==> flow/design.v <==
module testSlave(input clk, input reset,
    input  S_AXI_RREADY,
    output S_AXI_RVALID,
    output[5:0] S_AXI_RID,
    output[31:0] S_AXI_RDATA,
    output[1:0] S_AXI_RRESP,
    output S_AXI_RLAST,
    output S_AXI_ARREADY,
    input  S_AXI_ARVALID,
    input [5:0] S_AXI_ARID,
    input [5:0] S_AXI_ARADDR,
    input [7:0] S_AXI_ARLEN,
    input [2:0] S_AXI_ARSIZE,
    input [1:0] S_AXI_ARBURST,
    output S_AXI_WREADY,
    input  S_AXI_WVALID,
    input [31:0] S_AXI_WDATA,
    input [3:0] S_AXI_WSTRB,
    input  S_AXI_WLAST,
    output S_AXI_AWREADY,
    input  S_AXI_AWVALID,
    input [5:0] S_AXI_AWID,
    input [5:0] S_AXI_AWADDR,
    input [7:0] S_AXI_AWLEN,
    input [2:0] S_AXI_AWSIZE,
    input [1:0] S_AXI_AWBURST,
    input  S_AXI_BREADY,
    output S_AXI_BVALID,
    output[5:0] S_AXI_BID,
    output[1:0] S_AXI_BRESP
);
  reg [1:0] axi_bresp;
  wire[1:0] T0;
  wire[1:0] T1;
  wire T2;
  wire T3;
  wire T4;
  wire T5;
  wire T6;
  reg  axi_bvalid;
  wire T7;
  wire T8;
  wire T9;
  wire T10;
  wire T11;
  wire T12;
  wire T13;
  wire T14;
  wire T15;
  reg  axi_wready;
  wire T16;
  wire T17;
  wire T18;
  wire T19;
  wire T20;
  wire T21;
  wire T22;
  wire T23;
  wire T24;
  wire T25;
  wire T26;
  wire T27;
  wire T28;
  reg  axi_awv_awr_flag;
  wire T29;
  wire T30;
  wire T31;
  wire T32;
  wire T33;
  wire T34;
  wire T35;
  reg  axi_arv_arr_flag;
  wire T36;
  wire T37;
  wire T38;
  wire T39;
  wire T40;
  wire T41;
  wire T42;
  wire T43;
  wire T44;
  wire T45;
  wire T46;
  reg  axi_arready;
  wire T47;
  wire T48;
  wire T49;
  wire T50;
  wire T51;
  wire T52;
  wire T53;
  wire T54;
  reg [7:0] axi_arlen;
  wire[7:0] T55;
  wire[7:0] T56;
  wire T57;
  wire T58;
  wire T59;
  wire T60;
  wire T61;
  wire T62;
  wire T63;
  reg [7:0] axi_arlen_cntr;
  wire[7:0] T64;
  wire[7:0] T65;
  wire[7:0] T66;
  wire[7:0] T67;
  wire T68;
  wire T69;
  wire T70;
  wire T71;
  reg  axi_rvalid;
  wire T72;
  wire T73;
  wire T74;
  wire T75;
  wire T76;
  wire T77;
  wire T78;
  wire T79;
  wire T80;
  wire T81;
  wire T82;
  wire T83;
  wire T84;
  wire T85;
  wire T86;
  wire T87;
  wire T88;
  wire T89;
  wire T90;
  wire T91;
  wire T92;
  wire T93;
  wire T94;
  reg  axi_awready;
  wire T95;
  wire T96;
  wire T97;
  wire T98;
  wire T99;
  wire T100;
  wire T101;
  wire T102;
  wire T103;
  wire T104;
  wire T105;
  wire T106;
  reg  axi_rlast;
  wire T107;
  wire T108;
  wire T109;
  wire T110;
  wire T111;
  wire T112;
  wire T113;
  wire T114;
  wire T115;
  wire T116;
  wire T117;
  wire T118;
  wire T119;
  wire T120;
  wire T121;
  wire T122;
  wire T123;
  reg [1:0] axi_rresp;
  wire[1:0] T124;
  wire[1:0] T125;
  reg [31:0] axi_rdata;
  wire[31:0] T126;
  wire[31:0] data_out;
  wire[31:0] T127;
  wire[31:0] T128;
  wire[31:0] T129;
  wire[31:0] T130;
  reg [31:0] bram_0;
  wire[31:0] T131;
  wire[31:0] T132;
  wire T133;
  wire[31:0] data_in;
  wire T134;
  wire T135;
  wire[15:0] T136;
  wire[3:0] T137;
  wire[3:0] mem_address;
  wire[3:0] T138;
  wire[3:0] T139;
  wire[3:0] T140;
  reg [5:0] axi_awaddr;
  wire[5:0] T325;
  wire[6:0] T141;
  wire[6:0] T142;
  wire[6:0] T143;
  wire[6:0] T326;
  wire[5:0] T144;
  wire[5:0] T145;
  wire[5:0] T146;
  wire T147;
  wire T148;
  wire T149;
  wire T150;
  wire T151;
  wire T152;
  wire T153;
  wire T154;
  wire T155;
  reg [1:0] axi_awburst;
  wire[1:0] T156;
  wire[1:0] T157;
  wire T158;
  wire T159;
  wire T160;
  wire T161;
  wire T162;
  reg [7:0] axi_awlen;
  wire[7:0] T163;
  wire[7:0] T164;
  reg [7:0] axi_awlen_cntr;
  wire[7:0] T165;
  wire[7:0] T166;
  wire[7:0] T167;
  wire[7:0] T168;
  wire T169;
  wire[6:0] T170;
  wire[6:0] T327;
  wire[5:0] T171;
  wire[3:0] T172;
  wire[3:0] T173;
  wire[3:0] T174;
  wire[6:0] T175;
  wire[6:0] T176;
  wire[6:0] T177;
  wire[6:0] T328;
  wire[6:0] T178;
  wire[6:0] T179;
  wire[6:0] T329;
  wire[2:0] T180;
  wire[2:0] T181;
  wire[3:0] T330;
  wire T331;
  wire T182;
  wire T183;
  wire T184;
  wire T185;
  wire[6:0] T332;
  wire[3:0] T186;
  wire[3:0] T187;
  wire T188;
  wire T189;
  wire T190;
  wire[3:0] T191;
  reg [5:0] axi_araddr;
  wire[5:0] T333;
  wire[6:0] T192;
  wire[6:0] T193;
  wire[6:0] T194;
  wire[6:0] T334;
  wire[5:0] T195;
  wire[5:0] T196;
  wire[5:0] T197;
  wire T198;
  wire T199;
  reg [1:0] axi_arburst;
  wire[1:0] T200;
  wire[1:0] T201;
  wire[6:0] T202;
  wire[6:0] T335;
  wire[5:0] T203;
  wire[3:0] T204;
  wire[3:0] T205;
  wire[3:0] T206;
  wire[6:0] T207;
  wire[6:0] T208;
  wire[6:0] T209;
  wire[6:0] T336;
  wire[6:0] T210;
  wire[6:0] T211;
  wire[6:0] T337;
  wire[2:0] T212;
  wire[2:0] T213;
  wire[3:0] T338;
  wire T339;
  wire T214;
  wire T215;
  wire T216;
  wire T217;
  wire[6:0] T340;
  wire[3:0] T218;
  wire[3:0] T219;
  wire T220;
  wire T221;
  wire T222;
  wire mem_wren;
  wire T223;
  reg [31:0] bram_1;
  wire[31:0] T224;
  wire[31:0] T225;
  wire T226;
  wire T227;
  wire T228;
  wire T229;
  wire[31:0] T230;
  reg [31:0] bram_2;
  wire[31:0] T231;
  wire[31:0] T232;
  wire T233;
  wire T234;
  wire T235;
  reg [31:0] bram_3;
  wire[31:0] T236;
  wire[31:0] T237;
  wire T238;
  wire T239;
  wire T240;
  wire T241;
  wire T242;
  wire[31:0] T243;
  wire[31:0] T244;
  reg [31:0] bram_4;
  wire[31:0] T245;
  wire[31:0] T246;
  wire T247;
  wire T248;
  wire T249;
  reg [31:0] bram_5;
  wire[31:0] T250;
  wire[31:0] T251;
  wire T252;
  wire T253;
  wire T254;
  wire T255;
  wire[31:0] T256;
  reg [31:0] bram_6;
  wire[31:0] T257;
  wire[31:0] T258;
  wire T259;
  wire T260;
  wire T261;
  reg [31:0] bram_7;
  wire[31:0] T262;
  wire[31:0] T263;
  wire T264;
  wire T265;
  wire T266;
  wire T267;
  wire T268;
  wire T269;
  wire[31:0] T270;
  wire[31:0] T271;
  wire[31:0] T272;
  reg [31:0] bram_8;
  wire[31:0] T273;
  wire[31:0] T274;
  wire T275;
  wire T276;
  wire T277;
  reg [31:0] bram_9;
  wire[31:0] T278;
  wire[31:0] T279;
  wire T280;
  wire T281;
  wire T282;
  wire T283;
  wire[31:0] T284;
  reg [31:0] bram_10;
  wire[31:0] T285;
  wire[31:0] T286;
  wire T287;
  wire T288;
  wire T289;
  reg [31:0] bram_11;
  wire[31:0] T290;
  wire[31:0] T291;
  wire T292;
  wire T293;
  wire T294;
  wire T295;
  wire T296;
  wire[31:0] T297;
  wire[31:0] T298;
  reg [31:0] bram_12;
  wire[31:0] T299;
  wire[31:0] T300;
  wire T301;
  wire T302;
  wire T303;
  reg [31:0] bram_13;
  wire[31:0] T304;
  wire[31:0] T305;
  wire T306;
  wire T307;
  wire T308;
  wire T309;
  wire[31:0] T310;
  reg [31:0] bram_14;
  wire[31:0] T311;
  wire[31:0] T312;
  wire T313;
  wire T314;
  wire T315;
  reg [31:0] bram_15;
  wire[31:0] T316;
  wire[31:0] T317;
  wire T318;
  wire T319;
  wire T320;
  wire T321;
  wire T322;
  wire T323;
  wire T324;
  wire mem_rden;
  assign S_AXI_BRESP = axi_bresp;
  assign T0 = T3 ? 2'h0 : T1;
  assign T1 = T2 ? 2'h0 : axi_bresp;
  assign T2 = reset ^ 1'h1;
  assign T3 = T106 & T4;
  assign T4 = T5 & S_AXI_WLAST;
  assign T5 = T14 & T6;
  assign T6 = ~ axi_bvalid;
  assign T7 = T10 ? 1'h0 : T8;
  assign T8 = T3 ? 1'h1 : T9;
  assign T9 = T2 ? 1'h0 : axi_bvalid;
  assign T10 = T12 & T11;
  assign T11 = S_AXI_BREADY & axi_bvalid;
  assign T12 = T106 & T13;
  assign T13 = T4 ^ 1'h1;
  assign T14 = T15 & S_AXI_WVALID;
  assign T15 = axi_awv_awr_flag & axi_wready;
  assign T16 = T25 ? 1'h0 : T17;
  assign T17 = T20 ? 1'h1 : T18;
  assign T18 = T19 ? 1'h0 : axi_wready;
  assign T19 = reset ^ 1'h1;
  assign T20 = T24 & T21;
  assign T21 = T22 & axi_awv_awr_flag;
  assign T22 = T23 & S_AXI_WVALID;
  assign T23 = axi_wready ^ 1'h1;
  assign T24 = T19 ^ 1'h1;
  assign T25 = T24 & T26;
  assign T26 = T28 & T27;
  assign T27 = S_AXI_WLAST & axi_wready;
  assign T28 = T21 ^ 1'h1;
  assign T29 = T103 ? 1'h0 : T30;
  assign T30 = T33 ? 1'h1 : T31;
  assign T31 = T32 ? 1'h0 : axi_awv_awr_flag;
  assign T32 = reset ^ 1'h1;
  assign T33 = T102 & T34;
  assign T34 = T91 & T35;
  assign T35 = axi_arv_arr_flag ^ 1'h1;
  assign T36 = T88 ? 1'h0 : T37;
  assign T37 = T40 ? 1'h1 : T38;
  assign T38 = T39 ? 1'h0 : axi_arv_arr_flag;
  assign T39 = reset ^ 1'h1;
  assign T40 = T87 & T41;
  assign T41 = T43 & T42;
  assign T42 = axi_arv_arr_flag ^ 1'h1;
  assign T43 = T45 & T44;
  assign T44 = axi_awv_awr_flag ^ 1'h1;
  assign T45 = T46 & S_AXI_ARVALID;
  assign T46 = axi_arready ^ 1'h1;
  assign T47 = T50 ? 1'h0 : T48;
  assign T48 = T40 ? 1'h1 : T49;
  assign T49 = T39 ? 1'h0 : axi_arready;
  assign T50 = T87 & T51;
  assign T51 = T52 ^ 1'h1;
  assign T52 = T41 | T53;
  assign T53 = T86 & T54;
  assign T54 = axi_arlen_cntr == axi_arlen;
  assign T55 = T58 ? S_AXI_ARLEN : T56;
  assign T56 = T57 ? 8'h0 : axi_arlen;
  assign T57 = reset ^ 1'h1;
  assign T58 = T63 & T59;
  assign T59 = T61 & T60;
  assign T60 = axi_arv_arr_flag ^ 1'h1;
  assign T61 = T62 & S_AXI_ARVALID;
  assign T62 = axi_arready ^ 1'h1;
  assign T63 = T57 ^ 1'h1;
  assign T64 = T68 ? T67 : T65;
  assign T65 = T58 ? 8'h0 : T66;
  assign T66 = T57 ? 8'h0 : axi_arlen_cntr;
  assign T67 = axi_arlen_cntr + 8'h1;
  assign T68 = T63 & T69;
  assign T69 = T85 & T70;
  assign T70 = T71 & S_AXI_RREADY;
  assign T71 = T84 & axi_rvalid;
  assign T72 = T80 ? 1'h0 : T73;
  assign T73 = T76 ? 1'h1 : T74;
  assign T74 = T75 ? 1'h0 : axi_rvalid;
  assign T75 = reset ^ 1'h1;
  assign T76 = T79 & T77;
  assign T77 = axi_arv_arr_flag & T78;
  assign T78 = axi_rvalid ^ 1'h1;
  assign T79 = T75 ^ 1'h1;
  assign T80 = T79 & T81;
  assign T81 = T83 & T82;
  assign T82 = axi_rvalid & S_AXI_RREADY;
  assign T83 = T77 ^ 1'h1;
  assign T84 = axi_arlen_cntr <= axi_arlen;
  assign T85 = T59 ^ 1'h1;
  assign T86 = axi_rvalid & S_AXI_RREADY;
  assign T87 = T39 ^ 1'h1;
  assign T88 = T87 & T89;
  assign T89 = T90 & T53;
  assign T90 = T41 ^ 1'h1;
  assign T91 = T93 & T92;
  assign T92 = axi_awv_awr_flag ^ 1'h1;
  assign T93 = T94 & S_AXI_AWVALID;
  assign T94 = axi_awready ^ 1'h1;
  assign T95 = T98 ? 1'h0 : T96;
  assign T96 = T33 ? 1'h1 : T97;
  assign T97 = T32 ? 1'h0 : axi_awready;
  assign T98 = T102 & T99;
  assign T99 = T100 ^ 1'h1;
  assign T100 = T34 | T101;
  assign T101 = S_AXI_WLAST & axi_wready;
  assign T102 = T32 ^ 1'h1;
  assign T103 = T102 & T104;
  assign T104 = T105 & T101;
  assign T105 = T34 ^ 1'h1;
  assign T106 = T2 ^ 1'h1;
  assign S_AXI_BID = S_AXI_AWID;
  assign S_AXI_BVALID = axi_bvalid;
  assign S_AXI_AWREADY = axi_awready;
  assign S_AXI_WREADY = axi_wready;
  assign S_AXI_ARREADY = axi_arready;
  assign S_AXI_RLAST = axi_rlast;
  assign T107 = T120 ? 1'h0 : T108;
  assign T108 = T112 ? 1'h1 : T109;
  assign T109 = T68 ? 1'h0 : T110;
  assign T110 = T58 ? 1'h0 : T111;
  assign T111 = T57 ? 1'h0 : axi_rlast;
  assign T112 = T63 & T113;
  assign T113 = T118 & T114;
  assign T114 = T115 & axi_arv_arr_flag;
  assign T115 = T117 & T116;
  assign T116 = axi_rlast ^ 1'h1;
  assign T117 = axi_arlen_cntr == axi_arlen;
  assign T118 = T119 ^ 1'h1;
  assign T119 = T59 | T70;
  assign T120 = T63 & T121;
  assign T121 = T122 & S_AXI_RREADY;
  assign T122 = T123 ^ 1'h1;
  assign T123 = T119 | T114;
  assign S_AXI_RRESP = axi_rresp;
  assign T124 = T76 ? 2'h0 : T125;
  assign T125 = T75 ? 2'h0 : axi_rresp;
  assign S_AXI_RDATA = axi_rdata;
  assign T126 = mem_rden ? data_out : axi_rdata;
  assign data_out = T127;
  assign T127 = T324 ? T270 : T128;
  assign T128 = T269 ? T243 : T129;
  assign T129 = T242 ? T230 : T130;
  assign T130 = T229 ? bram_1 : bram_0;
  assign T131 = T134 ? data_in : T132;
  assign T132 = T133 ? 32'h1 : bram_0;
  assign T133 = reset ^ 1'h1;
  assign data_in = S_AXI_WDATA;
  assign T134 = mem_wren & T135;
  assign T135 = T136[0];
  assign T136 = 1'h1 << T137;
  assign T137 = mem_address;
  assign mem_address = T138;
  assign T138 = axi_arv_arr_flag ? T191 : T139;
  assign T139 = axi_awv_awr_flag ? T140 : 4'h0;
  assign T140 = axi_awaddr[5:2];
  assign T325 = T141[5:0];
  assign T141 = T188 ? T332 : T142;
  assign T142 = T182 ? T178 : T143;
  assign T143 = T182 ? T170 : T326;
  assign T326 = {1'h0, T144};
  assign T144 = T154 ? axi_awaddr : T145;
  assign T145 = T148 ? S_AXI_AWADDR : T146;
  assign T146 = T147 ? 6'h0 : axi_awaddr;
  assign T147 = reset ^ 1'h1;
  assign T148 = T153 & T149;
  assign T149 = T151 & T150;
  assign T150 = axi_awv_awr_flag ^ 1'h1;
  assign T151 = T152 & S_AXI_AWVALID;
  assign T152 = axi_awready ^ 1'h1;
  assign T153 = T147 ^ 1'h1;
  assign T154 = T158 & T155;
  assign T155 = axi_awburst == 2'h0;
  assign T156 = T148 ? S_AXI_AWBURST : T157;
  assign T157 = T147 ? 2'h0 : axi_awburst;
  assign T158 = T153 & T159;
  assign T159 = T169 & T160;
  assign T160 = T161 & S_AXI_WVALID;
  assign T161 = T162 & axi_wready;
  assign T162 = axi_awlen_cntr <= axi_awlen;
  assign T163 = T148 ? S_AXI_AWLEN : T164;
  assign T164 = T147 ? 8'h0 : axi_awlen;
  assign T165 = T158 ? T168 : T166;
  assign T166 = T148 ? 8'h0 : T167;
  assign T167 = T147 ? 8'h0 : axi_awlen_cntr;
  assign T168 = axi_awlen_cntr + 8'h1;
  assign T169 = T149 ^ 1'h1;
  assign T170 = T175 | T327;
  assign T327 = {1'h0, T171};
  assign T171 = T172 << 2'h2;
  assign T172 = T173 & 4'hf;
  assign T173 = T174 + 4'h1;
  assign T174 = axi_awaddr[5:2];
  assign T175 = T328 & T176;
  assign T176 = ~ T177;
  assign T177 = 7'h3c;
  assign T328 = {1'h0, T144};
  assign T178 = T179 | 7'h0;
  assign T179 = T143 & T329;
  assign T329 = {T330, T180};
  assign T180 = ~ T181;
  assign T181 = 3'h3;
  assign T330 = T331 ? 4'hf : 4'h0;
  assign T331 = T180[2];
  assign T182 = T158 & T183;
  assign T183 = T185 & T184;
  assign T184 = axi_awburst == 2'h1;
  assign T185 = T155 ^ 1'h1;
  assign T332 = {3'h0, T186};
  assign T186 = T187 + 4'h1;
  assign T187 = axi_awaddr[5:2];
  assign T188 = T158 & T189;
  assign T189 = T190 ^ 1'h1;
  assign T190 = T155 | T184;
  assign T191 = axi_araddr[5:2];
  assign T333 = T192[5:0];
  assign T192 = T220 ? T340 : T193;
  assign T193 = T214 ? T210 : T194;
  assign T194 = T214 ? T202 : T334;
  assign T334 = {1'h0, T195};
  assign T195 = T198 ? axi_araddr : T196;
  assign T196 = T58 ? S_AXI_ARADDR : T197;
  assign T197 = T57 ? 6'h0 : axi_araddr;
  assign T198 = T68 & T199;
  assign T199 = axi_arburst == 2'h0;
  assign T200 = T58 ? S_AXI_ARBURST : T201;
  assign T201 = T57 ? 2'h0 : axi_arburst;
  assign T202 = T207 | T335;
  assign T335 = {1'h0, T203};
  assign T203 = T204 << 2'h2;
  assign T204 = T205 & 4'hf;
  assign T205 = T206 + 4'h1;
  assign T206 = axi_araddr[5:2];
  assign T207 = T336 & T208;
  assign T208 = ~ T209;
  assign T209 = 7'h3c;
  assign T336 = {1'h0, T195};
  assign T210 = T211 | 7'h0;
  assign T211 = T194 & T337;
  assign T337 = {T338, T212};
  assign T212 = ~ T213;
  assign T213 = 3'h3;
  assign T338 = T339 ? 4'hf : 4'h0;
  assign T339 = T212[2];
  assign T214 = T68 & T215;
  assign T215 = T217 & T216;
  assign T216 = axi_arburst == 2'h1;
  assign T217 = T199 ^ 1'h1;
  assign T340 = {3'h0, T218};
  assign T218 = T219 + 4'h1;
  assign T219 = axi_araddr[5:2];
  assign T220 = T68 & T221;
  assign T221 = T222 ^ 1'h1;
  assign T222 = T199 | T216;
  assign mem_wren = T223;
  assign T223 = axi_wready & S_AXI_WVALID;
  assign T224 = T227 ? data_in : T225;
  assign T225 = T226 ? 32'h2 : bram_1;
  assign T226 = reset ^ 1'h1;
  assign T227 = mem_wren & T228;
  assign T228 = T136[1];
  assign T229 = T137[0];
  assign T230 = T241 ? bram_3 : bram_2;
  assign T231 = T234 ? data_in : T232;
  assign T232 = T233 ? 32'h4 : bram_2;
  assign T233 = reset ^ 1'h1;
  assign T234 = mem_wren & T235;
  assign T235 = T136[2];
  assign T236 = T239 ? data_in : T237;
  assign T237 = T238 ? 32'h8 : bram_3;
  assign T238 = reset ^ 1'h1;
  assign T239 = mem_wren & T240;
  assign T240 = T136[3];
  assign T241 = T137[0];
  assign T242 = T137[1];
  assign T243 = T268 ? T256 : T244;
  assign T244 = T255 ? bram_5 : bram_4;
  assign T245 = T248 ? data_in : T246;
  assign T246 = T247 ? 32'h10 : bram_4;
  assign T247 = reset ^ 1'h1;
  assign T248 = mem_wren & T249;
  assign T249 = T136[4];
  assign T250 = T253 ? data_in : T251;
  assign T251 = T252 ? 32'h20 : bram_5;
  assign T252 = reset ^ 1'h1;
  assign T253 = mem_wren & T254;
  assign T254 = T136[5];
  assign T255 = T137[0];
  assign T256 = T267 ? bram_7 : bram_6;
  assign T257 = T260 ? data_in : T258;
  assign T258 = T259 ? 32'h40 : bram_6;
  assign T259 = reset ^ 1'h1;
  assign T260 = mem_wren & T261;
  assign T261 = T136[6];
  assign T262 = T265 ? data_in : T263;
  assign T263 = T264 ? 32'h80 : bram_7;
  assign T264 = reset ^ 1'h1;
  assign T265 = mem_wren & T266;
  assign T266 = T136[7];
  assign T267 = T137[0];
  assign T268 = T137[1];
  assign T269 = T137[2];
  assign T270 = T323 ? T297 : T271;
  assign T271 = T296 ? T284 : T272;
  assign T272 = T283 ? bram_9 : bram_8;
  assign T273 = T276 ? data_in : T274;
  assign T274 = T275 ? 32'h100 : bram_8;
  assign T275 = reset ^ 1'h1;
  assign T276 = mem_wren & T277;
  assign T277 = T136[8];
  assign T278 = T281 ? data_in : T279;
  assign T279 = T280 ? 32'h200 : bram_9;
  assign T280 = reset ^ 1'h1;
  assign T281 = mem_wren & T282;
  assign T282 = T136[9];
  assign T283 = T137[0];
  assign T284 = T295 ? bram_11 : bram_10;
  assign T285 = T288 ? data_in : T286;
  assign T286 = T287 ? 32'h400 : bram_10;
  assign T287 = reset ^ 1'h1;
  assign T288 = mem_wren & T289;
  assign T289 = T136[10];
  assign T290 = T293 ? data_in : T291;
  assign T291 = T292 ? 32'h800 : bram_11;
  assign T292 = reset ^ 1'h1;
  assign T293 = mem_wren & T294;
  assign T294 = T136[11];
  assign T295 = T137[0];
  assign T296 = T137[1];
  assign T297 = T322 ? T310 : T298;
  assign T298 = T309 ? bram_13 : bram_12;
  assign T299 = T302 ? data_in : T300;
  assign T300 = T301 ? 32'h1000 : bram_12;
  assign T301 = reset ^ 1'h1;
  assign T302 = mem_wren & T303;
  assign T303 = T136[12];
  assign T304 = T307 ? data_in : T305;
  assign T305 = T306 ? 32'h2000 : bram_13;
  assign T306 = reset ^ 1'h1;
  assign T307 = mem_wren & T308;
  assign T308 = T136[13];
  assign T309 = T137[0];
  assign T310 = T321 ? bram_15 : bram_14;
  assign T311 = T314 ? data_in : T312;
  assign T312 = T313 ? 32'h4000 : bram_14;
  assign T313 = reset ^ 1'h1;
  assign T314 = mem_wren & T315;
  assign T315 = T136[14];
  assign T316 = T319 ? data_in : T317;
  assign T317 = T318 ? 32'h8000 : bram_15;
  assign T318 = reset ^ 1'h1;
  assign T319 = mem_wren & T320;
  assign T320 = T136[15];
  assign T321 = T137[0];
  assign T322 = T137[1];
  assign T323 = T137[2];
  assign T324 = T137[3];
  assign mem_rden = axi_arv_arr_flag;
  assign S_AXI_RID = S_AXI_ARID;
  assign S_AXI_RVALID = axi_rvalid;
  always @(posedge clk) begin
    if(T3) begin
      axi_bresp <= 2'h0;
    end else if(T2) begin
      axi_bresp <= 2'h0;
    end
    if(T10) begin
      axi_bvalid <= 1'h0;
    end else if(T3) begin
      axi_bvalid <= 1'h1;
    end else if(T2) begin
      axi_bvalid <= 1'h0;
    end
    if(T25) begin
      axi_wready <= 1'h0;
    end else if(T20) begin
      axi_wready <= 1'h1;
    end else if(T19) begin
      axi_wready <= 1'h0;
    end
    if(T103) begin
      axi_awv_awr_flag <= 1'h0;
    end else if(T33) begin
      axi_awv_awr_flag <= 1'h1;
    end else if(T32) begin
      axi_awv_awr_flag <= 1'h0;
    end
    if(T88) begin
      axi_arv_arr_flag <= 1'h0;
    end else if(T40) begin
      axi_arv_arr_flag <= 1'h1;
    end else if(T39) begin
      axi_arv_arr_flag <= 1'h0;
    end
    if(T50) begin
      axi_arready <= 1'h0;
    end else if(T40) begin
      axi_arready <= 1'h1;
    end else if(T39) begin
      axi_arready <= 1'h0;
    end
    if(T58) begin
      axi_arlen <= S_AXI_ARLEN;
    end else if(T57) begin
      axi_arlen <= 8'h0;
    end
    if(T68) begin
      axi_arlen_cntr <= T67;
    end else if(T58) begin
      axi_arlen_cntr <= 8'h0;
    end else if(T57) begin
      axi_arlen_cntr <= 8'h0;
    end
    if(T80) begin
      axi_rvalid <= 1'h0;
    end else if(T76) begin
      axi_rvalid <= 1'h1;
    end else if(T75) begin
      axi_rvalid <= 1'h0;
    end
    if(T98) begin
      axi_awready <= 1'h0;
    end else if(T33) begin
      axi_awready <= 1'h1;
    end else if(T32) begin
      axi_awready <= 1'h0;
    end
    if(T120) begin
      axi_rlast <= 1'h0;
    end else if(T112) begin
      axi_rlast <= 1'h1;
    end else if(T68) begin
      axi_rlast <= 1'h0;
    end else if(T58) begin
      axi_rlast <= 1'h0;
    end else if(T57) begin
      axi_rlast <= 1'h0;
    end
    if(T76) begin
      axi_rresp <= 2'h0;
    end else if(T75) begin
      axi_rresp <= 2'h0;
    end
    if(mem_rden) begin
      axi_rdata <= data_out;
    end
    if(T134) begin
      bram_0 <= data_in;
    end else if(T133) begin
      bram_0 <= 32'h1;
    end
    axi_awaddr <= T325;
    if(T148) begin
      axi_awburst <= S_AXI_AWBURST;
    end else if(T147) begin
      axi_awburst <= 2'h0;
    end
    if(T148) begin
      axi_awlen <= S_AXI_AWLEN;
    end else if(T147) begin
      axi_awlen <= 8'h0;
    end
    if(T158) begin
      axi_awlen_cntr <= T168;
    end else if(T148) begin
      axi_awlen_cntr <= 8'h0;
    end else if(T147) begin
      axi_awlen_cntr <= 8'h0;
    end
    axi_araddr <= T333;
    if(T58) begin
      axi_arburst <= S_AXI_ARBURST;
    end else if(T57) begin
      axi_arburst <= 2'h0;
    end
    if(T227) begin
      bram_1 <= data_in;
    end else if(T226) begin
      bram_1 <= 32'h2;
    end
    if(T234) begin
      bram_2 <= data_in;
    end else if(T233) begin
      bram_2 <= 32'h4;
    end
    if(T239) begin
      bram_3 <= data_in;
    end else if(T238) begin
      bram_3 <= 32'h8;
    end
    if(T248) begin
      bram_4 <= data_in;
    end else if(T247) begin
      bram_4 <= 32'h10;
    end
    if(T253) begin
      bram_5 <= data_in;
    end else if(T252) begin
      bram_5 <= 32'h20;
    end
    if(T260) begin
      bram_6 <= data_in;
    end else if(T259) begin
      bram_6 <= 32'h40;
    end
    if(T265) begin
      bram_7 <= data_in;
    end else if(T264) begin
      bram_7 <= 32'h80;
    end
    if(T276) begin
      bram_8 <= data_in;
    end else if(T275) begin
      bram_8 <= 32'h100;
    end
    if(T281) begin
      bram_9 <= data_in;
    end else if(T280) begin
      bram_9 <= 32'h200;
    end
    if(T288) begin
      bram_10 <= data_in;
    end else if(T287) begin
      bram_10 <= 32'h400;
    end
    if(T293) begin
      bram_11 <= data_in;
    end else if(T292) begin
      bram_11 <= 32'h800;
    end
    if(T302) begin
      bram_12 <= data_in;
    end else if(T301) begin
      bram_12 <= 32'h1000;
    end
    if(T307) begin
      bram_13 <= data_in;
    end else if(T306) begin
      bram_13 <= 32'h2000;
    end
    if(T314) begin
      bram_14 <= data_in;
    end else if(T313) begin
      bram_14 <= 32'h4000;
    end
    if(T319) begin
      bram_15 <= data_in;
    end else if(T318) begin
      bram_15 <= 32'h8000;
    end
  end
endmodule
==> flow/run.sh <==
#!/bin/bash
# the make line also repeats each setting of config.mk as NAME=value (left out here)
make -C /OpenROAD-flow-scripts/flow DESIGN_CONFIG=/design/flow/config.mk WORK_HOME=/design/flow/orfs CLKGATE_MAP_FILE= finish
==> flow/config.mk <==
export PLATFORM = sky130hd
export DESIGN_NAME = testSlave
export DESIGN_NICKNAME = testSlave
export VERILOG_FILES = /design/flow/design.v
export SDC_FILE = /design/flow/constraint.sdc
export NUM_CORES = 4
export LEC_CHECK = 0
export ABC_AREA = 0
export CAP_MARGIN = 20
export CELL_PAD_IN_SITES_GLOBAL_PLACEMENT = 3
export CORE_MARGIN = 2
export CORE_UTILIZATION = 50
export CTS_CLUSTER_DIAMETER = 92
export GPL_ROUTABILITY_DRIVEN = 0
export GPL_TIMING_DRIVEN = 0
export SLEW_MARGIN = 20
export TNS_END_PERCENT = 80
==> flow/constraint.sdc <==
create_clock -name core_clock -period 3.33 [get_ports {clk}]
set_input_delay 0.6660 -clock core_clock [delete_from_list [all_inputs] [get_ports {clk}]]
set_output_delay 0.6660 -clock core_clock [all_outputs]
set_load 0.01 [all_outputs]
==> tab_implementation.tex, run 1 <==
% Implementation results table
\begin{tabular}{lr}
\hline
Metric & Value \\
\hline
\multicolumn{2}{l}{\textbf{STA}} \\
\quad Clock skew & 0.0219 ns \\
\quad Number of endpoints with negative hold slack in the final report & 0 \\
\quad Unrepaired setup endpoints after global routing & false \\
\quad Max frequency & 314 MHz \\
\quad Aggregate negative setup slack & 0 ns \\
\quad Final setup fails & 0 \\
\quad Post-Route Hold Slack & 0.497 ns \\
\quad Max\_slew headroom & 31.0\% \\
\quad Setup slack of the critical path after layout & 0.142 ns \\
\quad Cycle use final & 95.7\% \\
\quad Pins over their slew limit & 0 \\
\quad Final Critical Period & 3.19 ns \\
\quad Least-Margin Pin Slew & 1.03 ns \\
\multicolumn{2}{l}{\textbf{Global route}} \\
\quad Total routing usage reported by global routing & 28.7\% \\
\quad Antenna violations before repair & 1 \\
\quad First-pass GRT wire length & 113000 microns \\
\quad Largest net degree at the start of global routing & 33 \\
\quad Via count of the first global-routing pass & 17.5k \\
\quad Global route overflow & 0 \\
\multicolumn{2}{l}{\textbf{Run}} \\
\quad Tool warnings & 43 \\
\quad Number of max-cap violations & 0 \\
\multicolumn{2}{l}{\textbf{Routing}} \\
\quad DRC violations left & 0 \\
\quad Total wire length after detailed routing & 77400 microns \\
\quad Routed vias & 17.6k \\
\quad Remaining number of nets flagged by the antenna check after routing & 0 \\
\quad Antenna diode count & 0 \\
\quad Detailed Routing Iterations Pass 1 & 6 \\
\quad Number of DRC markers in iteration 0 & 2121 \\
\quad Detail-routed via count per cell & 5.98 \\
\quad Wirelength per Cell & 26.3 microns \\
\multicolumn{2}{l}{\textbf{Power}} \\
\quad Clk. pwr & 0.00711 W \\
\quad Total net switching power & 0.00459 W \\
\quad Static leakage power & 12.0 nW \\
\quad Combinational share of power & 12.2\% \\
\quad Post-layout power & 0.0181 W \\
\quad Power in combinational cells & 0.00221 W \\
\quad Clock share of power & 39.3\% \\
\quad Max rail drop VDD & 0.000445 V \\
\quad Power per cell area & 583 nW/um\^{}2 \\
\quad Seq pwr share & 48.5\% \\
\quad Power group with the highest consumption & sequential cells \\
\quad Sequential group power & 0.00877 W \\
\quad Switching share of power & 25.4\% \\
\quad Internal & 0.0135 W \\
\multicolumn{2}{l}{\textbf{Clock tree}} \\
\quad Depth of the CTS H-tree & 3 \\
\quad Clock latency on the worst-skew pair & 0.60 ns \\
\quad CTS clk-pin slew, worst paths & 0.06 ns \\
\quad Number of buffers inserted during clock tree synthesis & 66 \\
\quad CTS tree & built \\
\quad Buffers inserted during post-CTS setup optimization & 0 \\
\quad Largest buffer count on any clock path & 3 \\
\quad Clock root buffer & sky130\_fd\_sc\_hd\_\_clkbuf\_16 \\
\quad Clock sink count & 596 \\
\multicolumn{2}{l}{\textbf{Synthesis}} \\
\quad Cell area after technology mapping & 26300 sq um \\
\quad Share of the yosys chip area belonging to registers & 67.5\% \\
\quad Ys cells & 2002 \\
\quad Portion of synthesized cell area occupied by the leading cell type & 66.6\% \\
\quad EDFF count, synth & 584 \\
\quad XOR-XNOR Cells, Area Fraction & 0.532\% \\
\quad Syn. warnings & 1 \\
\quad Main flop type & sky130\_fd\_sc\_hd\_\_edfxtp\_1 \\
\quad Cell count after synthesis & 2002 \\
\quad Most common cell in the netlist & sky130\_fd\_sc\_hd\_\_edfxtp\_1 \\
\quad Mean area per synthesized cell & 13.2 sq um \\
\quad Post-synth cell types & 56 \\
\quad Post-synthesis register bit count & 596 \\
\quad Async S/R FF share, synth & 0\% \\
\quad Most area-hungry cell type in the Yosys netlist & sky130\_fd\_sc\_hd\_\_edfxtp\_1 \\
\quad Post-synthesis adder-cell area fraction & 0.950\% \\
\quad MUX share of area & 0.124\% \\
\quad AND-OR/OR-AND share of the synthesized area & 7.62\% \\
\quad Leading cell types by total area after synthesis & sky130\_fd\_sc\_hd\_\_edfxtp\_1 (67\%), sky130\_fd\_sc\_hd\_\_and3\_1 (7.5\%), sky130\_fd\_sc\_hd\_\_and2\_1 (6.5\%), sky130\_fd\_sc\_hd\_\_a222oi\_1 (4.9\%), sky130\_fd\_sc\_hd\_\_clkbuf\_1 (1.7\%) \\
\quad Yosys stat chip area & 26300 sq um \\
\quad Main logic family after synthesis & simple AND/OR/NAND/NOR gates \\
\quad Area share of and/or/nand/nor cells after synthesis & 19.3\% \\
\quad Leading cell types by count after synthesis & sky130\_fd\_sc\_hd\_\_edfxtp\_1 (584), sky130\_fd\_sc\_hd\_\_and3\_1 (317), sky130\_fd\_sc\_hd\_\_and2\_1 (275) \\
\multicolumn{2}{l}{\textbf{Placed design}} \\
\quad HPWL after DPL & 53700 microns \\
\quad Worst slack at placement & -0.793 ns \\
\quad Quantity of I/O buffers inserted on ports & 117 \\
\multicolumn{2}{l}{\textbf{Worst setup path}} \\
\quad Critical Path End Type & register \\
\quad Kind of critical path & reg2reg \\
\quad Arrival time at the worst endpoint & 3.61 ns \\
\quad Count of cells along the worst register-to-register path & 9 \\
\quad Launching instance or port of the critical path & axi\_arv\_arr\_flag \\
\quad Startpoint class of the critical path & register \\
\quad Reg-to-Reg Start & axi\_arv\_arr\_flag \\
\quad Worst reg2reg path endpoint & axi\_rdata[14] \\
\quad Highest cell delay on the worst timing path & 0.47 ns \\
\quad Worst EP required & 3.75 ns \\
\quad Cell Chain, Critical Path & buf\_12 > buf\_4 > nand2\_1 > o32ai\_4 > buf\_4 > buf\_2 > a222oi\_1 > a21oi\_1 > and3\_1 \\
\quad Setup crit end & axi\_rdata[14] \\
\quad Worst path top cell family by delay & buffers and inverters \\
\quad Highest net fanout along the worst path & 25 \\
\quad Register-to-Register Setup Slack & 0.14 ns \\
\quad Total number of cells along the worst setup path & 9 \\
\quad Most Frequent Cell on Critical Path & sky130\_fd\_sc\_hd\_\_buf\_4 \\
\quad Slowest cell on the critical path & sky130\_fd\_sc\_hd\_\_dfxtp\_4 \\
\quad Buffer-and-inverter tally for the worst setup path & 4 \\
\multicolumn{2}{l}{\textbf{Floorplanning}} \\
\quad Die width & 233 microns \\
\quad Floorplan core area & 52300 sq um \\
\quad Rows & 84 \\
\quad Floorplan-stage core utilization & 50.3\% \\
\quad Overall die area & 54500 sq um \\
\quad IO Pins & 148 \\
\quad Die Height & 233 microns \\
\multicolumn{2}{l}{\textbf{Worst hold path}} \\
\quad Class of the most critical hold timing path & reg2reg \\
\quad Hold\_sp & axi\_awready \\
\quad Hold-critical path depth & 2 \\
\quad Terminating pin of the worst hold path & axi\_awready \\
\multicolumn{2}{l}{\textbf{Final layout}} \\
\quad Fillers & 4206 \\
\quad Final nets & 2318 \\
\quad Multi-input logic area & 7780 sq um \\
\quad Storage cell area & 17800 sq um \\
\quad Synth-to-Final Area Change & 17.7\% \\
\quad Core Util, Final & 59.2\% \\
\multicolumn{2}{l}{\textbf{Run status}} \\
\quad Outcome & no timing/DRC/antenna violations \\
\hline
\end{tabular}
## metrics by stage
stage | cell area, sq um | std cells
after global routing | 31000 | 2941
after CTS | 30900 | 2938
after floorplan | 26400 | 2005
final | 31000 | 2941
after detailed placement | 28700 | 2822
after global placement | 28400 | 2810
## final cells by class
class,instances,share of cell area (%)
sequential,596,57.4
multi-input combinational,1185,25.1
clock buffer,78,5.61
timing repair buffer,129,4.64
buffer,203,3.14
tap,688,2.78
clock inverter,39,1.10
inverter,23,0.278
## routing by layer
metal  global-route usage [%]  routed length, microns  vias up
met1                     39.9                   30700     8687
met4                     8.17                    2060        0
met3                     5.87                    7700      117
met2                     46.1                   37000      809
met5                        0                       0        -
li1                         -                       -     7982
## repair_timing
item | 4_1_cts | 5_1_grt
gates resized | 28 | 22
hold buffers | 0 | 0
cloned | 0 | 4
setup endpoints to repair | 511 | 299
==> run 2: changes to the inputs <==
Settings changed: ABC_AREA 0 to not set, CAP_MARGIN 20 to 5, CELL_PAD_IN_SITES_GLOBAL_PLACEMENT 3 to not set, CORE_UTILIZATION 50 to 72, CTS_CLUSTER_DIAMETER 92 to not set, CTS_CLUSTER_SIZE set to 37, GPL_ROUTABILITY_DRIVEN 0 to not set, GPL_TIMING_DRIVEN 0 to not set, PLACE_DENSITY set to 0.65, SETUP_SLACK_MARGIN set to 0.4, TNS_END_PERCENT 80 to not set.
Clock period 3.33 ns to 1.82 ns, I/O delays scaled along.
==> run 2 against run 1 <==
The layout now fails its checks (setup timing). Non-clock buffer count increased by 97. Area after synthesis unchanged. Largest cell class unchanged. Synthesized cell count unchanged. Maximum frequency increased by 26%. Final cell count decreased by 4.8%. Total power increased by 85%. Worst hold slack got worse by 0.38 ns. Sequential share of layout area decreased by 4.0 points.
==> tab_implementation.tex, run 2 <==
% Implementation results table
\begin{tabular}{lr}
\hline
Metric & Value \\
\hline
\multicolumn{2}{l}{\textbf{Synthesis}} \\
\quad Area share of and/or/nand/nor cells after synthesis & 19.3\% (unchanged) \\
\quad Syn. warnings & 1 (unchanged) \\
\quad Share of the yosys chip area belonging to registers & 67.5\% (unchanged) \\
\quad Async S/R FF share, synth & 0\% (unchanged) \\
\quad Cell area after technology mapping & 26300 sq um (unchanged) \\
\quad Portion of synthesized cell area occupied by the leading cell type & 66.6\% (unchanged) \\
\quad Mean area per synthesized cell & 13.2 sq um (unchanged) \\
\quad MUX share of area & 0.124\% (unchanged) \\
\quad Main logic family after synthesis & simple AND/OR/NAND/NOR gates (unchanged) \\
\quad Most area-hungry cell type in the Yosys netlist & sky130\_fd\_sc\_hd\_\_edfxtp\_1 (unchanged) \\
\quad XOR-XNOR Cells, Area Fraction & 0.532\% (unchanged) \\
\quad Most common cell in the netlist & sky130\_fd\_sc\_hd\_\_edfxtp\_1 (unchanged) \\
\quad Post-synthesis adder-cell area fraction & 0.950\% (unchanged) \\
\quad EDFF count, synth & 584 (unchanged) \\
\quad Yosys stat chip area & 26300 sq um (unchanged) \\
\quad Ys cells & 2002 (unchanged) \\
\quad Leading cell types by count after synthesis & sky130\_fd\_sc\_hd\_\_edfxtp\_1 (584), sky130\_fd\_sc\_hd\_\_and3\_1 (317), sky130\_fd\_sc\_hd\_\_and2\_1 (275) (unchanged) \\
\quad Main flop type & sky130\_fd\_sc\_hd\_\_edfxtp\_1 (unchanged) \\
\quad Post-synthesis register bit count & 596 (unchanged) \\
\quad Cell count after synthesis & 2002 (unchanged) \\
\quad AND-OR/OR-AND share of the synthesized area & 7.62\% (unchanged) \\
\quad Leading cell types by total area after synthesis & sky130\_fd\_sc\_hd\_\_edfxtp\_1 (67\%), sky130\_fd\_sc\_hd\_\_and3\_1 (7.5\%), sky130\_fd\_sc\_hd\_\_and2\_1 (6.5\%), sky130\_fd\_sc\_hd\_\_a222oi\_1 (4.9\%), sky130\_fd\_sc\_hd\_\_clkbuf\_1 (1.7\%) (unchanged) \\
\quad Post-synth cell types & 56 (unchanged) \\
\multicolumn{2}{l}{\textbf{Worst setup path}} \\
\quad Kind of critical path & reg2reg (unchanged) \\
\quad Worst path top cell family by delay & AND-OR/OR-AND gates (was buffers and inverters) \\
\quad Reg-to-Reg Start & axi\_awaddr[3] (was axi\_arv\_arr\_flag) \\
\quad Startpoint class of the critical path & register (unchanged) \\
\quad Cell Chain, Critical Path & buf\_4 > o32ai\_4 > buf\_12 > a222oi\_1 > and3\_1 > a21oi\_1 > and3\_1 (was buf\_12 > buf\_4 > nand2\_1 > o32ai\_4 > buf\_4 > buf\_2 > a222oi\_1 > a21oi\_1 > and3\_1) \\
\quad Count of cells along the worst register-to-register path & 7 (was 9) \\
\quad Worst reg2reg path endpoint & axi\_rdata[25] (was axi\_rdata[14]) \\
\quad Most Frequent Cell on Critical Path & sky130\_fd\_sc\_hd\_\_and3\_1 (was sky130\_fd\_sc\_hd\_\_buf\_4) \\
\quad Setup crit end & axi\_rdata[25] (was axi\_rdata[14]) \\
\quad Highest cell delay on the worst timing path & 0.50 ns (was 0.47 ns) \\
\quad Launching instance or port of the critical path & axi\_awaddr[3] (was axi\_arv\_arr\_flag) \\
\quad Buffer-and-inverter tally for the worst setup path & 2 (was 4) \\
\quad Critical Path End Type & register (unchanged) \\
\quad Slowest cell on the critical path & sky130\_fd\_sc\_hd\_\_edfxtp\_1 (was sky130\_fd\_sc\_hd\_\_dfxtp\_4) \\
\quad Arrival time at the worst endpoint & 3.01 ns (was 3.61 ns) \\
\quad Worst EP required & 2.29 ns (was 3.75 ns) \\
\quad Register-to-Register Setup Slack & -0.71 ns (was 0.14 ns) \\
\quad Highest net fanout along the worst path & 48 (was 25) \\
\quad Total number of cells along the worst setup path & 7 (was 9) \\
\multicolumn{2}{l}{\textbf{Run status}} \\
\quad Outcome & complete, but fails checks (was no timing/DRC/antenna violations) \\
\quad Layout checks that failed & setup timing \\
\multicolumn{2}{l}{\textbf{Routing}} \\
\quad Remaining number of nets flagged by the antenna check after routing & 0 (unchanged) \\
\quad Number of DRC markers in iteration 0 & 3543 (was 2121) \\
\quad Detail-routed via count per cell & 7.08 (was 5.98) \\
\quad Wirelength per Cell & 29.2 microns (was 26.3 microns) \\
\quad Routed vias & 19.8k (was 17.6k) \\
\quad Antenna diode count & 0 (unchanged) \\
\quad Detailed Routing Iterations Pass 1 & 10 (was 6) \\
\quad DRC violations left & 0 (unchanged) \\
\quad Total wire length after detailed routing & 81900 microns (was 77400 microns) \\
\multicolumn{2}{l}{\textbf{Floorplanning}} \\
\quad Die Height & 195 microns (was 233 microns) \\
\quad Overall die area & 38100 sq um (was 54500 sq um) \\
\quad Floorplan core area & 36300 sq um (was 52300 sq um) \\
\quad Die width & 195 microns (was 233 microns) \\
\quad Floorplan-stage core utilization & 72.4\% (was 50.3\%) \\
\quad IO Pins & 148 (unchanged) \\
\quad Rows & 70 (was 84) \\
\multicolumn{2}{l}{\textbf{Power}} \\
\quad Total net switching power & 0.00859 W (was 0.00459 W) \\
\quad Switching share of power & 25.7\% (was 25.4\%) \\
\quad Seq pwr share & 48.1\% (was 48.5\%) \\
\quad Internal & 0.0248 W (was 0.0135 W) \\
\quad Max rail drop VDD & 0.00113 V (was 0.000445 V) \\
\quad Combinational share of power & 16.8\% (was 12.2\%) \\
\quad Static leakage power & 13.2 nW (was 12.0 nW) \\
\quad Power per cell area & 1000 nW/um\^{}2 (was 583 nW/um\^{}2) \\
\quad Sequential group power & 0.0161 W (was 0.00877 W) \\
\quad Clk. pwr & 0.0117 W (was 0.00711 W) \\
\quad Power group with the highest consumption & sequential cells (unchanged) \\
\quad Clock share of power & 35.1\% (was 39.3\%) \\
\quad Power in combinational cells & 0.00562 W (was 0.00221 W) \\
\multicolumn{2}{l}{\textbf{STA}} \\
\quad Setup slack of the critical path after layout & -0.714 ns (was 0.142 ns) \\
\quad Final setup fails & 1149 (was 0) \\
\quad Final Critical Period & 2.53 ns (was 3.19 ns) \\
\quad Number of endpoints with negative hold slack in the final report & 0 (unchanged) \\
\quad Aggregate negative setup slack & -467.31 ns (was 0 ns) \\
\quad Pins over their slew limit & 0 (unchanged) \\
\quad Unrepaired setup endpoints after global routing & true (was false) \\
\quad Max frequency & 395 MHz (was 314 MHz) \\
\quad Max\_slew headroom & 49.3\% (was 31.0\%) \\
\quad Cycle use final & 139\% (was 95.7\%) \\
\quad Clock skew & 0.0222 ns (was 0.0219 ns) \\
\quad Least-Margin Pin Slew & 0.759 ns (was 1.03 ns) \\
\multicolumn{2}{l}{\textbf{Global route}} \\
\quad Via count of the first global-routing pass & 19.2k (was 17.5k) \\
\quad First-pass GRT wire length & 112000 microns (was 113000 microns) \\
\quad Largest net degree at the start of global routing & 52 (was 33) \\
\quad Total routing usage reported by global routing & 39.6\% (was 28.7\%) \\
\quad Global route overflow & 0 (unchanged) \\
\quad Antenna violations before repair & 3 (was 1) \\
\multicolumn{2}{l}{\textbf{Clock tree}} \\
\quad Hold buffers post-CTS & 0 (unchanged) \\
\quad Clock root buffer & sky130\_fd\_sc\_hd\_\_clkbuf\_16 (unchanged) \\
\quad CTS tree & built (unchanged) \\
\quad Clock latency on the worst-skew pair & 0.62 ns (was 0.60 ns) \\
\quad Number of buffers inserted during clock tree synthesis & 57 (was 66) \\
\quad Largest buffer count on any clock path & 3 (unchanged) \\
\quad Clock sink count & 596 (unchanged) \\
\quad CTS clk-pin slew, worst paths & 0.07 ns (was 0.06 ns) \\
\quad Depth of the CTS H-tree & 2 (was 3) \\
\multicolumn{2}{l}{\textbf{Worst hold path}} \\
\quad Terminating pin of the worst hold path & axi\_wready (was axi\_awready) \\
\quad Class of the most critical hold timing path & in2reg (was reg2reg) \\
\quad Hold-critical path depth & 3 (was 2) \\
\quad Hold\_sp & reset (was axi\_awready) \\
\multicolumn{2}{l}{\textbf{Run}} \\
\quad Tool warnings & 45 (was 43) \\
\quad Number of max-cap violations & 0 (unchanged) \\
\multicolumn{2}{l}{\textbf{Placed design}} \\
\quad HPWL after DPL & 43500 microns (was 53700 microns) \\
\quad Last weighted congestion value of the routability-driven placer & 0.865 \\
\quad Area after DPL & 29900 sq um (was 28700 sq um) \\
\quad Quantity of I/O buffers inserted on ports & 105 (was 117) \\
\multicolumn{2}{l}{\textbf{Final layout}} \\
\quad Synth-to-Final Area Change & 26.5\% (was 17.7\%) \\
\quad Final nets & 2402 (was 2318) \\
\quad Design Area, Final & 33300 sq um (was 31000 sq um) \\
\quad Core Util, Final & 91.6\% (was 59.2\%) \\
\hline
\end{tabular}
-- run 2: stage by stage --
| step | worst slack (ns) | cells | hold WS (ns) | power, W |
|---|---|---|---|---|
| 2_1_floorplan | -0.477 | 2005 | 0.492 | 0.0183 |
| 3_3_place_gp | -0.533 | 2630 | 0.458 | 0.0206 |
| 3_5_place_dp | -0.575 | 2630 | 0.479 | 0.0208 |
| 4_1_cts | -0.495 | 2771 | 0.113 | 0.0326 |
| 5_1_grt | -0.732 | 2801 | 0.138 | 0.0340 |
| 6_report | -0.714 | 2801 | 0.120 | 0.0334 |
-- run 2: per-layer routing --
layer	part of all wire (%)	GRT usage [%]
met4	4.2	15.4
met2	49	64.4
met1	33	54.1
met5	0.044	0
met3	14	7.20
-- run 2: what timing repair did --
item                                     CTS  global route
cloned                                    10             8
hold endpoints to repair                   0             0
setup buffers                             27            22
resized                                   91            71
endpoints found under the setup margin  1171          1181
pin swaps                                 51            53
-- run 2: final cells by class --
cell class | count | area (sq um)
Fill cell | 1262 | 3040
Inverter | 23 | 86.3
Multi-Input combinational cell | 1181 | 8150
Sequential cell | 596 | 17800
Clock inverter | 44 | 357
Tap cell | 468 | 586
Timing Repair Buffer | 429 | 4910
Clock buffer | 60 | 1440
==> run 3: changes to the inputs <==
Settings changed: CAP_MARGIN 5 to 30, CELL_PAD_IN_SITES_GLOBAL_PLACEMENT set to 1, CORE_ASPECT_RATIO set to 1.13, CORE_MARGIN 2 to 6, CORE_UTILIZATION 72 to 67, CTS_CLUSTER_SIZE 37 to 79, MAX_ROUTING_LAYER set to met4, PLACE_DENSITY 0.65 to not set, SETUP_SLACK_MARGIN 0.4 to not set, TNS_END_PERCENT set to 40.
Clock period 1.82 ns to 3.55 ns, I/O delays scaled along.
==> run 3 against run 2 <==
Now clean on timing, DRC and antenna. Area after synthesis is the same. Worst hold slack gained 0.36 ns. Clock skew grew 0.0038 ns. Total power shrank 52%. Final cell count shrank 7.7%. Worst setup slack gained 1.4 ns. Critical path type unchanged. Largest power group unchanged.
==> tab_implementation.tex, run 3 <==
% Implementation results table
\begin{tabular}{lr}
\hline
Metric & Value \\
\hline
\multicolumn{2}{l}{\textbf{Synthesis}} \\
\quad Most area-hungry cell type in the Yosys netlist & sky130\_fd\_sc\_hd\_\_edfxtp\_1 (unchanged) \\
\quad Post-synth cell types & 56 (unchanged) \\
\quad Most common cell in the netlist & sky130\_fd\_sc\_hd\_\_edfxtp\_1 (unchanged) \\
\quad Leading cell types by total area after synthesis & sky130\_fd\_sc\_hd\_\_edfxtp\_1 (67\%), sky130\_fd\_sc\_hd\_\_and3\_1 (7.5\%), sky130\_fd\_sc\_hd\_\_and2\_1 (6.5\%), sky130\_fd\_sc\_hd\_\_a222oi\_1 (4.9\%), sky130\_fd\_sc\_hd\_\_clkbuf\_1 (1.7\%) (unchanged) \\
\quad Cell area after technology mapping & 26300 sq um (unchanged) \\
\quad Main flop type & sky130\_fd\_sc\_hd\_\_edfxtp\_1 (unchanged) \\
\quad Syn. warnings & 1 (unchanged) \\
\quad Mean area per synthesized cell & 13.2 sq um (unchanged) \\
\quad Main logic family after synthesis & simple AND/OR/NAND/NOR gates (unchanged) \\
\quad Async S/R FF share, synth & 0\% (unchanged) \\
\quad Post-synthesis register bit count & 596 (unchanged) \\
\quad MUX share of area & 0.124\% (unchanged) \\
\quad Portion of synthesized cell area occupied by the leading cell type & 66.6\% (unchanged) \\
\quad Cell count after synthesis & 2002 (unchanged) \\
\quad Area share of and/or/nand/nor cells after synthesis & 19.3\% (unchanged) \\
\quad Yosys stat chip area & 26300 sq um (unchanged) \\
\quad AND-OR/OR-AND share of the synthesized area & 7.62\% (unchanged) \\
\quad Post-synthesis adder-cell area fraction & 0.950\% (unchanged) \\
\quad XOR-XNOR Cells, Area Fraction & 0.532\% (unchanged) \\
\quad Ys cells & 2002 (unchanged) \\
\quad Leading cell types by count after synthesis & sky130\_fd\_sc\_hd\_\_edfxtp\_1 (584), sky130\_fd\_sc\_hd\_\_and3\_1 (317), sky130\_fd\_sc\_hd\_\_and2\_1 (275) (unchanged) \\
\quad EDFF count, synth & 584 (unchanged) \\
\quad Share of the yosys chip area belonging to registers & 67.5\% (unchanged) \\
\multicolumn{2}{l}{\textbf{Worst setup path}} \\
\quad Highest cell delay on the worst timing path & 0.73 ns (was 0.50 ns) \\
\quad Reg-to-Reg Start & axi\_awaddr[2] (was axi\_awaddr[3]) \\
\quad Critical Path End Type & register (unchanged) \\
\quad Slowest cell on the critical path & sky130\_fd\_sc\_hd\_\_o21a\_4 (was sky130\_fd\_sc\_hd\_\_edfxtp\_1) \\
\quad Worst path top cell family by delay & AND-OR/OR-AND gates (unchanged) \\
\quad Most Frequent Cell on Critical Path & sky130\_fd\_sc\_hd\_\_and3\_1 (unchanged) \\
\quad Kind of critical path & reg2reg (unchanged) \\
\quad Worst EP required & 4.01 ns (was 2.29 ns) \\
\quad Highest net fanout along the worst path & 58 (was 48) \\
\quad Count of cells along the worst register-to-register path & 7 (unchanged) \\
\quad Arrival time at the worst endpoint & 3.37 ns (was 3.01 ns) \\
\quad Cell Chain, Critical Path & o21ai\_0 > o21a\_4 > buf\_4 > a222oi\_1 > and3\_1 > a21oi\_1 > and3\_1 (was buf\_4 > o32ai\_4 > buf\_12 > a222oi\_1 > and3\_1 > a21oi\_1 > and3\_1) \\
\quad Launching instance or port of the critical path & axi\_awaddr[2] (was axi\_awaddr[3]) \\
\quad Buffer-and-inverter tally for the worst setup path & 1 (was 2) \\
\quad Register-to-Register Setup Slack & 0.65 ns (was -0.71 ns) \\
\quad Worst reg2reg path endpoint & axi\_rdata[0] (was axi\_rdata[25]) \\
\quad Setup crit end & axi\_rdata[0] (was axi\_rdata[25]) \\
\quad Total number of cells along the worst setup path & 7 (unchanged) \\
\quad Startpoint class of the critical path & register (unchanged) \\
\multicolumn{2}{l}{\textbf{Power}} \\
\quad Clk. pwr & 0.00597 W (was 0.0117 W) \\
\quad Power group with the highest consumption & sequential cells (unchanged) \\
\quad Switching share of power & 24.3\% (was 25.7\%) \\
\quad Static leakage power & 11.5 nW (was 13.2 nW) \\
\quad Internal & 0.0121 W (was 0.0248 W) \\
\quad Clock share of power & 37.3\% (was 35.1\%) \\
\quad Combinational share of power & 11.3\% (was 16.8\%) \\
\quad Total net switching power & 0.00388 W (was 0.00859 W) \\
\quad Max rail drop VDD & 0.000525 V (was 0.00113 V) \\
\quad Power per cell area & 538 nW/um\^{}2 (was 1000 nW/um\^{}2) \\
\quad Sequential group power & 0.00823 W (was 0.0161 W) \\
\quad Seq pwr share & 51.4\% (was 48.1\%) \\
\quad Power in combinational cells & 0.00181 W (was 0.00562 W) \\
\multicolumn{2}{l}{\textbf{Routing}} \\
\quad Detail-routed via count per cell & 6.59 (was 7.08) \\
\quad DRC violations left & 0 (unchanged) \\
\quad Total wire length after detailed routing & 64100 microns (was 81900 microns) \\
\quad Remaining number of nets flagged by the antenna check after routing & 0 (unchanged) \\
\quad Routed vias & 17.0k (was 19.8k) \\
\quad Detailed Routing Iterations Pass 1 & 10 (unchanged) \\
\quad Number of DRC markers in iteration 0 & 2449 (was 3543) \\
\quad Wirelength per Cell & 24.8 microns (was 29.2 microns) \\
\multicolumn{2}{l}{\textbf{Clock tree}} \\
\quad CTS clk-pin slew, worst paths & 0.06 ns (was 0.07 ns) \\
\quad Largest buffer count on any clock path & 3 (unchanged) \\
\quad Buffers inserted during post-CTS setup optimization & 0 (was 27) \\
\quad CTS tree & built (unchanged) \\
\quad Clock root buffer & sky130\_fd\_sc\_hd\_\_clkbuf\_16 (unchanged) \\
\quad \# resized after CTS & 0 (was 91) \\
\quad Clock sink count & 596 (unchanged) \\
\quad Hold buffers post-CTS & 0 (unchanged) \\
\quad Clock latency on the worst-skew pair & 0.62 ns (about the same) \\
\quad Number of buffers inserted during clock tree synthesis & 56 (was 57) \\
\quad Depth of the CTS H-tree & 2 (unchanged) \\
\multicolumn{2}{l}{\textbf{Worst hold path}} \\
\quad Terminating pin of the worst hold path & axi\_awready (was axi\_wready) \\
\quad Hold\_sp & axi\_awready (was reset) \\
\quad Class of the most critical hold timing path & reg2reg (was in2reg) \\
\quad Hold-critical path depth & 2 (was 3) \\
\multicolumn{2}{l}{\textbf{STA}} \\
\quad Setup slack of the critical path after layout & 0.650 ns (was -0.714 ns) \\
\quad Unrepaired setup endpoints after global routing & false (was true) \\
\quad Cycle use final & 81.7\% (was 139\%) \\
\quad Final setup fails & 0 (was 1149) \\
\quad Final Critical Period & 2.90 ns (was 2.53 ns) \\
\quad Number of endpoints with negative hold slack in the final report & 0 (unchanged) \\
\quad Max frequency & 345 MHz (was 395 MHz) \\
\quad Max\_slew headroom & 42.3\% (was 49.3\%) \\
\quad Least-Margin Pin Slew & 0.865 ns (was 0.759 ns) \\
\quad Clock skew & 0.0260 ns (was 0.0222 ns) \\
\quad Pins over their slew limit & 0 (unchanged) \\
\multicolumn{2}{l}{\textbf{Global route}} \\
\quad First-pass GRT wire length & 98000 microns (was 112000 microns) \\
\quad Antenna violations before repair & 2 (was 3) \\
\quad Global route overflow & 0 (unchanged) \\
\quad Total routing usage reported by global routing & 29.4\% (was 39.6\%) \\
\quad Via count of the first global-routing pass & 17.0k (was 19.2k) \\
\quad Largest net degree at the start of global routing & 83 (was 52) \\
\multicolumn{2}{l}{\textbf{Placed design}} \\
\quad Worst slack at placement & 0.438 ns (was -0.575 ns) \\
\quad Number of instances in the placed design & 2480 (was 2630) \\
\quad HPWL after DPL & 37200 microns (was 43500 microns) \\
\quad Quantity of I/O buffers inserted on ports & 105 (unchanged) \\
\quad Area after DPL & 27900 sq um (was 29900 sq um) \\
\quad Last weighted congestion value of the routability-driven placer & 0.809 (was 0.865) \\
\multicolumn{2}{l}{\textbf{Final layout}} \\
\quad Final nets & 2145 (was 2402) \\
\quad Number of standard cells in the final layout excluding fillers & 2585 (was 2801) \\
\quad Core Util, Final & 77.4\% (was 91.6\%) \\
\quad Design Area, Final & 29700 sq um (was 33300 sq um) \\
\quad Fillers & 2356 (was 1262) \\
\quad Synth-to-Final Area Change & 13.0\% (was 26.5\%) \\
\multicolumn{2}{l}{\textbf{Floorplanning}} \\
\quad IO Pins & 148 (unchanged) \\
\quad Die width & 198 microns (was 195 microns) \\
\quad Overall die area & 44200 sq um (was 38100 sq um) \\
\quad Rows & 76 (was 70) \\
\quad Floorplan core area & 38400 sq um (was 36300 sq um) \\
\quad Die Height & 223 microns (was 195 microns) \\
\quad Floorplan-stage core utilization & 68.5\% (was 72.4\%) \\
\multicolumn{2}{l}{\textbf{Run}} \\
\quad Tool warnings & 43 (was 45) \\
\quad Number of max-cap violations & 0 (unchanged) \\
\multicolumn{2}{l}{\textbf{Run status}} \\
\quad Outcome & no timing/DRC/antenna violations (was complete, but fails checks) \\
\hline
\end{tabular}
==> run 3: stage by stage <==
step           power [W]  hold WS [ns]  setup TNS (ns)
6_report          0.0160         0.482               0
5_1_grt           0.0165         0.515               0
4_1_cts           0.0160         0.476               0
3_5_place_dp      0.0102         0.467               0
3_3_place_gp      0.0101         0.457               0
2_1_floorplan    0.00938         0.492          -10.63
==> run 3: layout make-up <==
type	instances	area (sq um)	area share (%)
Antenna cell	1	2.50	0.00841
Clock buffer	66	1480	4.98
Clock inverter	38	345	1.16
Inverter	23	86.3	0.290
Multi-Input combinational cell	1181	7680	25.8
Sequential cell	596	17800	59.8
Tap cell	507	634	2.13
Timing Repair Buffer	173	1740	5.84
==> run 3: metal layers <==
metal | up-vias | track usage [%] | routed length, microns
met4 | 0 | 7.92 | 1180
met2 | 866 | 46.6 | 31700
met1 | 8474 | 40.8 | 25200
met5 | - | - | 0
met3 | 97 | 4.19 | 6000
li1 | 7603 | - | -
==> run 4: changes to the inputs <==
Settings changed: CAP_MARGIN 30 to 15, CELL_PAD_IN_SITES_DETAIL_PLACEMENT set to 0, CELL_PAD_IN_SITES_GLOBAL_PLACEMENT 1 to not set, CORE_ASPECT_RATIO 1.13 to 1.31, CORE_MARGIN 6 to 2, CORE_UTILIZATION 67 to 68, CTS_CLUSTER_DIAMETER set to 64, CTS_CLUSTER_SIZE 79 to 29, PLACE_DENSITY_LB_ADDON set to 0.01, SLEW_MARGIN 20 to 35.
Clock period 3.55 ns to 1.75 ns, I/O delays scaled along.
==> run 4 against run 3 <==
The flow now stops in global routing (5_1_grt). Synthesized cell count is the same. Die area decreased by 8.8%. Area after synthesis unchanged.
==> tab_implementation.tex, run 4 <==
% Generated from flow reports
\begin{tabular}{lr}
\hline
Metric & Value \\
\hline
\multicolumn{2}{l}{\textbf{Run status}} \\
\quad Outcome & stopped before the end (was no timing/DRC/antenna violations) \\
\quad Last stage reached & global routing (5\_1\_grt) \\
\multicolumn{2}{l}{\textbf{Synthesis}} \\
\quad Syn. warnings & 1 (unchanged) \\
\quad Main flop type & sky130\_fd\_sc\_hd\_\_edfxtp\_1 (unchanged) \\
\quad Async S/R FF share, synth & 0\% (unchanged) \\
\quad Leading cell types by total area after synthesis & sky130\_fd\_sc\_hd\_\_edfxtp\_1 (67\%), sky130\_fd\_sc\_hd\_\_and3\_1 (7.5\%), sky130\_fd\_sc\_hd\_\_and2\_1 (6.5\%), sky130\_fd\_sc\_hd\_\_a222oi\_1 (4.9\%), sky130\_fd\_sc\_hd\_\_clkbuf\_1 (1.7\%) (unchanged) \\
\quad EDFF count, synth & 584 (unchanged) \\
\quad AND-OR/OR-AND share of the synthesized area & 7.62\% (unchanged) \\
\quad XOR-XNOR Cells, Area Fraction & 0.532\% (unchanged) \\
\quad Post-synthesis register bit count & 596 (unchanged) \\
\quad Leading cell types by count after synthesis & sky130\_fd\_sc\_hd\_\_edfxtp\_1 (584), sky130\_fd\_sc\_hd\_\_and3\_1 (317), sky130\_fd\_sc\_hd\_\_and2\_1 (275) (unchanged) \\
\quad Share of the yosys chip area belonging to registers & 67.5\% (unchanged) \\
\quad Area share of and/or/nand/nor cells after synthesis & 19.3\% (unchanged) \\
\quad Cell area after technology mapping & 26300 sq um (unchanged) \\
\quad Most area-hungry cell type in the Yosys netlist & sky130\_fd\_sc\_hd\_\_edfxtp\_1 (unchanged) \\
\quad MUX share of area & 0.124\% (unchanged) \\
\quad Portion of synthesized cell area occupied by the leading cell type & 66.6\% (unchanged) \\
\quad Cell count after synthesis & 2002 (unchanged) \\
\quad Mean area per synthesized cell & 13.2 sq um (unchanged) \\
\quad Most common cell in the netlist & sky130\_fd\_sc\_hd\_\_edfxtp\_1 (unchanged) \\
\quad Ys cells & 2002 (unchanged) \\
\quad Yosys stat chip area & 26300 sq um (unchanged) \\
\quad Main logic family after synthesis & simple AND/OR/NAND/NOR gates (unchanged) \\
\quad Post-synth cell types & 56 (unchanged) \\
\quad Post-synthesis adder-cell area fraction & 0.950\% (unchanged) \\
\multicolumn{2}{l}{\textbf{Floorplanning}} \\
\quad Floorplan core area & 38300 sq um (was 38400 sq um) \\
\quad Rows & 82 (was 76) \\
\quad Floorplan-stage core utilization & 68.8\% (was 68.5\%) \\
\quad Overall die area & 40300 sq um (was 44200 sq um) \\
\quad IO Pins & 148 (unchanged) \\
\quad Die Height & 229 microns (was 223 microns) \\
\quad Die width & 176 microns (was 198 microns) \\
\multicolumn{2}{l}{\textbf{Clock tree}} \\
\quad Hold buffers post-CTS & 0 (unchanged) \\
\quad Clock sink count & 596 (unchanged) \\
\quad Clock root buffer & sky130\_fd\_sc\_hd\_\_clkbuf\_16 (unchanged) \\
\quad Number of buffers inserted during clock tree synthesis & 34 (was 56) \\
\quad Depth of the CTS H-tree & 2 (unchanged) \\
\quad Largest buffer count on any clock path & 3 (unchanged) \\
\multicolumn{2}{l}{\textbf{Placed design}} \\
\quad Quantity of I/O buffers inserted on ports & 105 (unchanged) \\
\quad Worst slack at placement & -0.844 ns (was 0.438 ns) \\
\quad Last weighted congestion value of the routability-driven placer & 0.890 (was 0.809) \\
\quad HPWL after DPL & 44300 microns (was 37200 microns) \\
\hline
\end{tabular}
run 4: what timing repair did:
item / in CTS
pin swaps: 85
setup buffers: 87
endpoints found under the setup margin: 1139
gates resized: 208
cloned: 34
run 4: metrics by stage:
| step | util [%] | hold slack (ns) | setup TNS (ns) | area [sq um] | instances |
|---|---|---|---|---|---|
| floorplan | - | 0.492 | -362.13 | 26500 | 2005 |
| global placement | 78.9 | 0.457 | -464.95 | 30200 | 2688 |
| CTS | 88.9 | 0.161 | -388.15 | 34000 | 2862 |
| detailed placement | 78.9 | 0.474 | -487.09 | 30200 | 2688 |
No activity file was given, so power comes from the tool's default toggle rates.
